==> flow/design.v <==
module i16_mul(
    input signed [15:0] A,
    input signed [15:0] B,
    output signed [31:0] P
);
assign P = A * B;
endmodule
module i18_mul(
    input signed [17:0] A,
    input signed [15:0] B_coef,
    output signed [33:0] P
);
assign P = A * B_coef;
endmodule
module i36_acc(
    input signed [33:0] A,
    input signed [31:0] B,
    input signed [35:0] _Z,
    output signed [35:0] S
);
wire signed [35:0] A_ext = {{2{A[33]}}, A};
wire signed [35:0] B_ext = {{4{B[31]}}, B};
assign S = A_ext + B_ext + _Z;
endmodule
module i36_delay(
    input CLK,
    input RST,
    input signed [35:0] STORE,
    output reg signed [35:0] READ
);
always @ (posedge CLK, negedge RST) begin
    if (!RST) begin
        READ <= 0;
    end else begin
        READ <= STORE;
    end
end
endmodule
module i36_trunc(
    input signed [35:0] A,
    output reg signed [15:0] B_sat,
    output reg signed [17:0] B
);
wire signed [35:0] shifted_inter = (A >>> 14);
wire signed [21:0] shifted = shifted_inter[21:0];
always @(*) begin
    B = $signed(shifted[17:0]);
    if (shifted > 22'sd32767) B_sat = 16'sd32767;
    else if (shifted < -22'sd32768) B_sat = -16'sd32768;
    else B_sat = $signed(shifted[15:0]);
end
endmodule
module i16_biquad(
    input CLK, RST,
    input unsigned [15:0] A,
    output signed [15:0] B,
    input signed [15:0] b_0,
    input signed [15:0] b_1,
    input signed [15:0] b_2,
    input signed [15:0] a_1,
    input signed [15:0] a_2
);
wire signed [17:0] feedback;
wire signed [31:0] P_b0;
wire signed [31:0] P_b1;
wire signed [31:0] P_b2;
wire signed [33:0] P_a1;
wire signed [33:0] P_a2;
wire signed [35:0] S_0;
wire signed [35:0] S_1;
wire signed [35:0] S_2;
wire signed [35:0] Z_0;
wire signed [35:0] Z_1;
i16_mul mul_b0(
    .A(A),
    .B(b_0),
    .P(P_b0)
);
i16_mul mul_b1(
    .A(A),
    .B(b_1),
    .P(P_b1)
);
i16_mul mul_b2(
    .A(A),
    .B(b_2),
    .P(P_b2)
);
i18_mul mul_a1(
    .A(feedback),
    .B_coef(a_1),
    .P(P_a1)
);
i18_mul mul_a2(
    .A(feedback),
    .B_coef(a_2),
    .P(P_a2)
);
i36_acc ACC_0(
    .A(P_a2),
    .B(P_b2),
    ._Z(36'sd0),
    .S(S_0)
);
i36_acc ACC_1(
    .A(P_a1),
    .B(P_b1),
    ._Z(Z_0),
    .S(S_1)
);
i36_acc ACC_2(
    .A(34'sd0),
    .B(P_b0),
    ._Z(Z_1),
    .S(S_2)
);
i36_delay DELAY_0(
    .CLK(CLK),
    .RST(RST),
    .STORE(S_0),
    .READ(Z_0)
);
i36_delay DELAY_1(
    .CLK(CLK),
    .RST(RST),
    .STORE(S_1),
    .READ(Z_1)
);
i36_trunc OUT(
    .A(S_2),
    .B(feedback),
    .B_sat(B)
);
endmodule
==> flow/config.mk <==
export PLATFORM = sky130hd
export DESIGN_NAME = i16_biquad
export DESIGN_NICKNAME = i16_biquad
export VERILOG_FILES = /design/flow/design.v
export SDC_FILE = /design/flow/constraint.sdc
export NUM_CORES = 4
export LEC_CHECK = 0
export ABC_AREA = 0
export CAP_MARGIN = 5
export CORE_ASPECT_RATIO = 0.94
export CORE_MARGIN = 6
export CORE_UTILIZATION = 72
export CTS_CLUSTER_DIAMETER = 317
export CTS_CLUSTER_SIZE = 98
export GPL_ROUTABILITY_DRIVEN = 1
export GPL_TIMING_DRIVEN = 1
export HOLD_SLACK_MARGIN = 0.26
export PLACE_DENSITY_LB_ADDON = 0.06
export SETUP_SLACK_MARGIN = -1.58
export SLEW_MARGIN = 20
export TNS_END_PERCENT = 5
==> flow/constraint.sdc <==
create_clock -name core_clock -period 23.7 [get_ports {CLK}]
set_input_delay 4.7400 -clock core_clock [delete_from_list [all_inputs] [get_ports {CLK}]]
set_output_delay 4.7400 -clock core_clock [all_outputs]
set_load 0.01 [all_outputs]
run.sh (not shown) runs the stock make flow with config.mk's settings and CLKGATE_MAP_FILE=.
Rerun with:
Settings changed: ABC_AREA 0 to 1, CORE_MARGIN 6 to 7, CORE_UTILIZATION 72 to 56.
Final cell count rises by 16%. Critical path depth is higher by 6. Flip-flop count stays the same. Routed wire length rises by about 30%. Worst setup slack improves by 0.40 ns. Final area goes up by about 2.3%. Die size goes up by about 30%. Sequential share of layout area is about the same. Count of clock-buffer cells in the layout is higher by 1.
Rerun with:
Settings changed: ABC_AREA 1 to 0, CORE_ASPECT_RATIO 0.94 to 1.97, CORE_MARGIN 7 to 4.
What happened: Via count is lower by roughly a tenth; final cell count is lower by roughly a tenth; sequential share of layout area hardly moves; global-route usage is lower by 2.8 points; routed wire length is lower by about a fifth; clock-buffer cell count is higher by 1.
Rerun with:
Settings changed: ABC_AREA 0 to default, CAP_MARGIN 5 to 20, CORE_ASPECT_RATIO 1.97 to default, CORE_MARGIN 4 to 2, CORE_UTILIZATION 56 to 66, CTS_CLUSTER_DIAMETER 317 to default, CTS_CLUSTER_SIZE 98 to default, GPL_ROUTABILITY_DRIVEN 1 to default, GPL_TIMING_DRIVEN 1 to default, HOLD_SLACK_MARGIN 0.26 to default, PLACE_DENSITY_LB_ADDON 0.06 to default, SETUP_SLACK_MARGIN -1.58 to default, TNS_END_PERCENT 5 to default.
Clock period 23.7 ns to 13.6 ns, I/O delays scaled along.
- The new run finished but failed the layout checks on setup timing
- design area rises by about 12%
- setup slack degrades by 5.7 ns
- first-iteration DRC count grows by about 100%

* * *

Setup of run 1:
Starts from the design.v that is shown in full above.
Settings: LEC_CHECK=0, ABC_AREA=0, CAP_MARGIN=20, CORE_MARGIN=2, CORE_UTILIZATION=72, CTS_CLUSTER_DIAMETER=366, CTS_CLUSTER_SIZE=99, GPL_ROUTABILITY_DRIVEN=0, PLACE_DENSITY=0.42, SLEW_MARGIN=20, TNS_END_PERCENT=10; clock period 9.36 ns.
Run 1 finished every stage; the final checks, however, were not passed, the failures being setup timing.
## Diff of input files: run 2 against run 1
--- a/flow/config.mk
+++ b/flow/config.mk
@@ -6,12 +6,12 @@
 export NUM_CORES = 4
 export LEC_CHECK = 0
-export ABC_AREA = 0
+export ABC_AREA = 1
 export CAP_MARGIN = 20
+export CORE_ASPECT_RATIO = 1.47
 export CORE_MARGIN = 2
 export CORE_UTILIZATION = 72
-export CTS_CLUSTER_DIAMETER = 366
+export CTS_CLUSTER_DIAMETER = 242
 export CTS_CLUSTER_SIZE = 99
-export GPL_ROUTABILITY_DRIVEN = 0
-export PLACE_DENSITY = 0.42
+export PLACE_DENSITY = 0.41
 export SLEW_MARGIN = 20
 export TNS_END_PERCENT = 10
==> flow/constraint.sdc <==
create_clock -name core_clock -period 9.14 [get_ports {CLK}]
set_input_delay 1.8280 -clock core_clock [delete_from_list [all_inputs] [get_ports {CLK}]]
set_output_delay 1.8280 -clock core_clock [all_outputs]
set_load 0.01 [all_outputs]
==> results <==
- Initial core utilization: run 2 vs run 1, no meaningful difference
- Run 2 vs run 1: post-synthesis chip area from yosys up in run 2
- Run 2 vs run 1 — post-synthesis share of cell area spent on and, or, nand and nor gates dropped 0.56 points.
- Run 2 got as far as 5_1_grt, where a tool error ended the run.
- In the tables for run 1 and run 2, number of gates given a new drive strength after cts reads higher with run 2.
- Lower number of placed cells counting well taps among run 1 and run 2: run 1
- Note that the synthesized netlist cell count recorded for run 1 amounts to 0.878 times the value seen in run 2.
- Between run 1 and run 2, the flow reports number of buffers added for setup after CTS increasing by more than 100%.
- Diff run 1 -> run 2 | synthesized area per cell | down by more than 10%
[inputs] run 3 vs run 2
--- a/flow/config.mk
+++ b/flow/config.mk
@@ -6,12 +6,9 @@
 export NUM_CORES = 4
 export LEC_CHECK = 0
-export ABC_AREA = 1
 export CAP_MARGIN = 20
-export CORE_ASPECT_RATIO = 1.47
 export CORE_MARGIN = 2
 export CORE_UTILIZATION = 72
-export CTS_CLUSTER_DIAMETER = 242
-export CTS_CLUSTER_SIZE = 99
-export PLACE_DENSITY = 0.41
+export CTS_CLUSTER_DIAMETER = 366
+export PLACE_DENSITY = 0.42
 export SLEW_MARGIN = 20
 export TNS_END_PERCENT = 10
==> flow/constraint.sdc <==
create_clock -name core_clock -period 9.36 [get_ports {CLK}]
set_input_delay 1.8720 -clock core_clock [delete_from_list [all_inputs] [get_ports {CLK}]]
set_output_delay 1.8720 -clock core_clock [all_outputs]
set_load 0.01 [all_outputs]
[summary]
Changes observed in run 3 relative to run 2: floorplan-stage core utilization held; post-CTS repair timing setup buffer count shows a reduction of 64; overall chip area now sits lower; synthesized cell count dropped about 12%. Measured against each other, run 3 and run 2 differ in core footprint, the lower figure coming from run 3. Looking at horizontal die dimension, run 3 sits 20% above run 2. The flow completed for run 3, but it is not clean: the layout still shows setup timing. Run 2: GRT-0116 in 5_1_grt -> run aborted. Run 3 vs. run 2: synthesized cell area went down by 1.8%.
Setup changes, run 3 to run 4
--- a/flow/config.mk
+++ b/flow/config.mk
@@ -6,8 +6,11 @@
 export NUM_CORES = 4
 export LEC_CHECK = 0
+export ABC_AREA = 1
 export CAP_MARGIN = 20
 export CORE_MARGIN = 2
 export CORE_UTILIZATION = 72
 export CTS_CLUSTER_DIAMETER = 366
+export CTS_CLUSTER_SIZE = 99
+export GPL_ROUTABILITY_DRIVEN = 0
 export PLACE_DENSITY = 0.42
 export SLEW_MARGIN = 20
| run 4 | all stages done | FAIL | setup timing |
Looking at finished layout cell area, run 4 sits 2400 µm² above run 3.
In the reports for run 4 and run 3, the smaller number of antenna violations at the first check in global routing belongs to run 3.
Compared with run 3, run 4 shows a higher fraction of met2 tracks used by global routing.
## Diff of input files: run 5 against run 4
==> flow/config.mk <==
export PLATFORM = sky130hd
export DESIGN_NAME = i16_biquad
export DESIGN_NICKNAME = i16_biquad
export VERILOG_FILES = /design/flow/design.v
export SDC_FILE = /design/flow/constraint.sdc
export NUM_CORES = 4
export LEC_CHECK = 0
export CAP_MARGIN = 20
export CORE_MARGIN = 2
export CORE_UTILIZATION = 40
export SLEW_MARGIN = 20
==> flow/constraint.sdc <==
create_clock -name core_clock -period 15.8 [get_ports {CLK}]
set_input_delay 3.1600 -clock core_clock [delete_from_list [all_inputs] [get_ports {CLK}]]
set_output_delay 3.1600 -clock core_clock [all_outputs]
set_load 0.01 [all_outputs]
## What came out
Looking at the reports, run 5 completed the entire flow and the layout it produced met the timing, design-rule and antenna checks. Run 4: flow complete, layout not clean; failing: setup timing. Run 5 vs run 4: final area down. Combined area of the multi-input logic cells: run 5 < run 4. Compared to run 4, the routing of run 5 uses less wire. Synthesis-to-layout area growth in run 5 is 6.1 points below run 4. Going from run 4 to run 5, mean routed wirelength per cell shrank by more than 10%. On instance area after placement: run 5 sits below run 4. Relative to run 4, count of non-CTS buffers in the layout decreased by 291 in run 5. In the tables for run 4 and run 5, number of non-clock inverters in the layout reads lower with run 5.
